==> flow/design.v (excerpt) <==
module top(
    input logic clock, reset,
    input logic [9:0] inp,
    output logic [9:0] out
);
Size: roughly 2300 cells after synthesis, about 48 flip-flops, about 22 I/O pins, roughly 16000 um2 of cells after synthesis.
export LEC_CHECK = 0
export CAP_MARGIN = 20
export CORE_MARGIN = 2
export CORE_UTILIZATION = 72
export CTS_CLUSTER_SIZE = 50
export PLACE_DENSITY = 0.76
export SLEW_MARGIN = 20
create_clock -name core_clock -period 7.84 [get_ports {clock}]
run.sh (not shown) runs the stock make flow with config.mk's settings and CLKGATE_MAP_FILE=.
The baseline produced a layout that fails on setup timing.
Next try:
Settings changed: CORE_UTILIZATION 72 to 66, CTS_CLUSTER_SIZE 50 to not set, HOLD_SLACK_MARGIN set to 0.29, PLACE_DENSITY 0.76 to not set, SETUP_SLACK_MARGIN set to 1.53, TNS_END_PERCENT set to 5.
Clock period 7.84 ns to 5.59 ns, I/O delays scaled along.
Now the flow aborted during 5_1_grt (GRT-0116).
Die size climbs by 8.9%.
Area after synthesis does not change.
Synthesized cell count is unchanged.
Next try:
Settings changed: ABC_AREA set to 0, CELL_PAD_IN_SITES_DETAIL_PLACEMENT set to 1, CORE_MARGIN 2 to 5, CORE_UTILIZATION 66 to 47, CTS_CLUSTER_DIAMETER set to 46, CTS_CLUSTER_SIZE set to 55, GPL_TIMING_DRIVEN set to 0, HOLD_SLACK_MARGIN 0.29 to 0.21, PLACE_DENSITY_LB_ADDON set to 0.21, SETUP_SLACK_MARGIN 1.53 to 0.06, SLEW_MARGIN 20 to 5, TNS_END_PERCENT 5 to 50.
Clock period 5.59 ns to 8.72 ns, I/O delays scaled along.
After rerunning: This time the run finished but failed the layout checks on setup timing. Area after synthesis is unchanged. Die size rose by well over a third. Synthesized cell count stays the same.
Next try:
Settings changed: CAP_MARGIN 20 to 25, CELL_PAD_IN_SITES_GLOBAL_PLACEMENT set to 0, CORE_UTILIZATION 47 to 36, CTS_CLUSTER_DIAMETER 46 to 77, CTS_CLUSTER_SIZE 55 to not set, GPL_ROUTABILITY_DRIVEN set to 0, HOLD_SLACK_MARGIN 0.21 to 0.07, MIN_ROUTING_LAYER set to met1, PLACE_DENSITY_LB_ADDON 0.21 to 0.04, SETUP_SLACK_MARGIN 0.06 to not set, SLEW_MARGIN 5 to 10, TNS_END_PERCENT 50 to not set.
Clock period 8.72 ns to 5.74 ns, I/O delays scaled along.
Result: The changed run completed, yet does not pass: setup timing; non-clock buffer count is higher by 50; count of clock-buffer cells in the layout does not change; wire length is lower by about 5.6%; final area is higher by about 7%; first-iteration DRC count is lower by about 34%; die size is higher by 29%; synthesized area stays the same; via count is lower by 6.9%; register-to-register slack gets worse by 2300 ps; critical path depth is higher by 9.
Next try:
Settings changed: CELL_PAD_IN_SITES_DETAIL_PLACEMENT 1 to 0, CORE_MARGIN 5 to 2, CORE_UTILIZATION 36 to 68, CTS_CLUSTER_DIAMETER 77 to 251, CTS_CLUSTER_SIZE set to 75, GPL_TIMING_DRIVEN 0 to 1, TNS_END_PERCENT set to 55.
Clock period 5.74 ns to 7.83 ns, I/O delays scaled along.
Effect: The changed run completed and failed the layout checks on setup timing. Design area falls by a few percent. Setup slack is better by 2300 ps. Count of clock-buffer cells in the layout climbs by 2. Hold slack is better by 5.0 ps. Die area went down by well over a third. Cell count falls by roughly a tenth. Sequential share of layout area came out higher by 0.35 points. Sequential cell count stays the same.

Starting RTL as in the previous note.
clock: 6.45 ns
lec_check: 0
cap_margin: 20
core_margin: 2
core_utilization: 57
setup_slack_margin: 1.79
slew_margin: 20
The starting point finished but fails on setup timing.
Then changed:
==> flow/config.mk (replaced) <==
export PLATFORM = sky130hd
export DESIGN_NAME = top
export DESIGN_NICKNAME = top
export VERILOG_FILES = /design/flow/design.v
export SDC_FILE = /design/flow/constraint.sdc
export NUM_CORES = 4
export LEC_CHECK = 0
export ABC_AREA = 0
export CAP_MARGIN = 15
export CELL_PAD_IN_SITES_DETAIL_PLACEMENT = 1
export CELL_PAD_IN_SITES_GLOBAL_PLACEMENT = 1
export CORE_MARGIN = 4
export CORE_UTILIZATION = 28
export CTS_CLUSTER_DIAMETER = 77
export GPL_ROUTABILITY_DRIVEN = 1
export GPL_TIMING_DRIVEN = 0
export MAX_ROUTING_LAYER = met4
export MIN_ROUTING_LAYER = met2
export PLACE_DENSITY = 0.6
export SETUP_SLACK_MARGIN = -0.01
export SLEW_MARGIN = 10
export TNS_END_PERCENT = 25
==> flow/constraint.sdc (replaced) <==
create_clock -name core_clock -period 5.99 [get_ports {clock}]
set_input_delay 1.1980 -clock core_clock [delete_from_list [all_inputs] [get_ports {clock}]]
set_output_delay 1.1980 -clock core_clock [all_outputs]
set_load 0.01 [all_outputs]
Outcome:
- The new run reached the layout checks and failed them: setup timing
- via count grows by 21%
- final cell count grows by 2.0%
- non-clock buffer count shrinks by 329
- final area shrinks by 6.0%
- clock-buffer cell count shrinks by 1
- routed wire length grows by 22%
